== run A ==
Design frameMakerTop, start of the top module:
module frameMakerTop (samplePoint, reset, canRX, isError, isStuff, endOverload, BS_onoff, CRCtype, BRS_Stop, invalidBit, CRCcalc_on, CRCtime, ackValue, IDE, EDL, BRS, isRemote, size, frame, frameReady, isStart);
clock: 2.1 ns
lec_check: 0
abc_area: 0
cap_margin: 10
cell_pad_in_sites_detail_placement: 0
core_aspect_ratio: 0.82
core_margin: 2
core_utilization: 59
cts_cluster_size: 58
gpl_routability_driven: 0
max_routing_layer: met4
slew_margin: 20
tns_end_percent: 40
run.sh (not shown) runs the stock make flow with config.mk's settings and CLKGATE_MAP_FILE=.
#### Input delta (run B over run A)
# run A
export LEC_CHECK = 0
export ABC_AREA = 0
export CAP_MARGIN = 10
export CELL_PAD_IN_SITES_DETAIL_PLACEMENT = 0
export CORE_ASPECT_RATIO = 0.82
export CORE_MARGIN = 2
export CORE_UTILIZATION = 59
export CTS_CLUSTER_SIZE = 58
export GPL_ROUTABILITY_DRIVEN = 0
export MAX_ROUTING_LAYER = met4
export SLEW_MARGIN = 20
export TNS_END_PERCENT = 40
create_clock -name core_clock -period 2.1 [get_ports {samplePoint}]
# run B
export LEC_CHECK = 0
export ABC_AREA = 1
export CAP_MARGIN = 20
export CORE_MARGIN = 2
export CORE_UTILIZATION = 66
export MAX_ROUTING_LAYER = met4
export SETUP_SLACK_MARGIN = 0.44
export SLEW_MARGIN = 20
create_clock -name core_clock -period 1.54 [get_ports {samplePoint}]
Results
- For run B, the flow was terminated by a tool error in clock tree synthesis (4_1_cts) and produced no final design.
- Run B vs run A — number of placed instances with taps included climbed by more than 10%
- Run B ended up with a higher floorplan core density than run A did.
- The minimum setup slack after placement in run B sits 0.31 ns below the value recorded for run A.
- Delta (run B minus run A): post-synth design cell area went down; share of synthesized cell area in full adder, half adder and majority cells did not really move; synthesized cell count went up; cell area after placement went up.
Here is what was changed in the inputs of run C compared with run B.
# run B
export LEC_CHECK = 0
export ABC_AREA = 1
export CAP_MARGIN = 20
export CORE_MARGIN = 2
export CORE_UTILIZATION = 66
export MAX_ROUTING_LAYER = met4
export SETUP_SLACK_MARGIN = 0.44
export SLEW_MARGIN = 20
create_clock -name core_clock -period 1.54 [get_ports {samplePoint}]
# run C
export LEC_CHECK = 0
export ABC_AREA = 1
export CAP_MARGIN = 20
export CORE_MARGIN = 2
export CORE_UTILIZATION = 72
export CTS_CLUSTER_SIZE = 100
export SLEW_MARGIN = 20
export TNS_END_PERCENT = 10
create_clock -name core_clock -period 2.39 [get_ports {samplePoint}]
Findings:
Status: run C FAILED at global routing (5_1_grt) (tool error). For the area inside the core boundary, run C came in 0.0012 sq mm lower than run B did. Delta (run C minus run B): cell area after placement now smaller; post-place setup slack now larger. Floorplan row count (run C vs. run B) decreases by a few percent. Compared to run B, run C was floorplanned on a smaller die.
Changes in run D relative to run C:
# run C
export LEC_CHECK = 0
export ABC_AREA = 1
export CAP_MARGIN = 20
export CORE_MARGIN = 2
export CORE_UTILIZATION = 72
export CTS_CLUSTER_SIZE = 100
export SLEW_MARGIN = 20
export TNS_END_PERCENT = 10
create_clock -name core_clock -period 2.39 [get_ports {samplePoint}]
# run D
export LEC_CHECK = 0
export ABC_AREA = 1
export CAP_MARGIN = 20
export CORE_MARGIN = 2
export CORE_UTILIZATION = 72
export CTS_CLUSTER_DIAMETER = 345
export PLACE_DENSITY = 0.39
export SETUP_SLACK_MARGIN = 0.9
export SLEW_MARGIN = 20
export TNS_END_PERCENT = 5
create_clock -name core_clock -period 3.31 [get_ports {samplePoint}]
--- outcome ---
- The final layout from run D, which completed every stage, passed the timing, DRC and antenna checks at the end of the flow.
- Per the comparison of run D with run C, top-level I/O count neither gained nor lost much, basic-gate share of the synthesized area counting and, or, nand and nor cells did not really move, synthesized area divided by synthesized cell count has remained practically unchanged, area figure in the yosys stat output was more or less identical.
- Status: area of placed instances parity (run C, run D)
- Run D -> run C: yosys cell count delta 0, exact match
- In the flow results for run C and run D, the total placed cells including tap cells is larger on run C.
- Comparing run D against run C, there is no change at all in CTS H-tree depth.
- Run C -> run D: synthesized cell count delta 0, exact match
- Lower worst slack at placement among run C and run D: run C
- Compared with run C, run D improves estimated wirelength of the detail-placed design.

========
frameMakerTop again, from the RTL that the note above started with.
Settings: LEC_CHECK=0, ABC_AREA=0, CAP_MARGIN=5, CELL_PAD_IN_SITES_DETAIL_PLACEMENT=1, CELL_PAD_IN_SITES_GLOBAL_PLACEMENT=1, CORE_ASPECT_RATIO=0.82, CORE_MARGIN=2, CORE_UTILIZATION=36, CTS_CLUSTER_SIZE=58, GPL_ROUTABILITY_DRIVEN=1, HOLD_SLACK_MARGIN=0.03, MAX_ROUTING_LAYER=met5, PLACE_DENSITY_LB_ADDON=0.01, SETUP_SLACK_MARGIN=0.44, SLEW_MARGIN=20, TNS_END_PERCENT=40; clock period 5.21 ns.
Change:
Settings changed: CAP_MARGIN 5 to 20, CELL_PAD_IN_SITES_GLOBAL_PLACEMENT 1 to 2, CORE_ASPECT_RATIO 0.82 to 1.18, CORE_MARGIN 2 to 10, CORE_UTILIZATION 36 to 41, MAX_ROUTING_LAYER met5 to met4, SETUP_SLACK_MARGIN 0.44 to not set, SLEW_MARGIN 20 to 0.
After rerunning: Count of clock-buffer cells in the layout grows by 3; first-iteration DRC count went up by about 10%; area after synthesis does not change; die area is higher by 7.0%; final area went down by about 1%; clock skew drops by 0.0032 ns; flip-flop count is unchanged; setup slack is worse by 0.25 ns; total power goes down by 1.7%; core utilization came out higher by 6.7 points; non-clock buffer count is lower by 3.
Change:
Settings changed: ABC_AREA 0 to 1, CELL_PAD_IN_SITES_DETAIL_PLACEMENT 1 to not set, CELL_PAD_IN_SITES_GLOBAL_PLACEMENT 2 to not set, CORE_ASPECT_RATIO 1.18 to not set, CORE_MARGIN 10 to 2, CORE_UTILIZATION 41 to 72, CTS_CLUSTER_SIZE 58 to not set, GPL_ROUTABILITY_DRIVEN 1 to not set, HOLD_SLACK_MARGIN 0.03 to not set, MAX_ROUTING_LAYER met4 to not set, PLACE_DENSITY_LB_ADDON 0.01 to not set, SLEW_MARGIN 0 to 20, TNS_END_PERCENT 40 to not set.
Clock period 5.21 ns to 6.77 ns, I/O delays scaled along.
=>
- The changed run finished with timing, DRC and antenna clean
- core utilization goes up by 40 points
- synthesized area goes down by 2.6%
- total power goes down by 22%
- design area goes down by 3.7%
- clock skew goes up by 0.0088 ns
- flip-flop count is unchanged
- die area goes down by 54%
Change:
Settings changed: CORE_UTILIZATION 72 to 40, HOLD_SLACK_MARGIN set to 0.07, MIN_ROUTING_LAYER set to met2.
Clock period 6.77 ns to 5.0 ns, I/O delays scaled along.
- cell area is higher by 3.4%
- clock skew is higher by 0.0068 ns
- worst hold slack is worse by 0.0065 ns
- clock-buffer cell count is higher by 3
- synthesized area stays the same
Power is estimated from default activity; no workload was simulated.
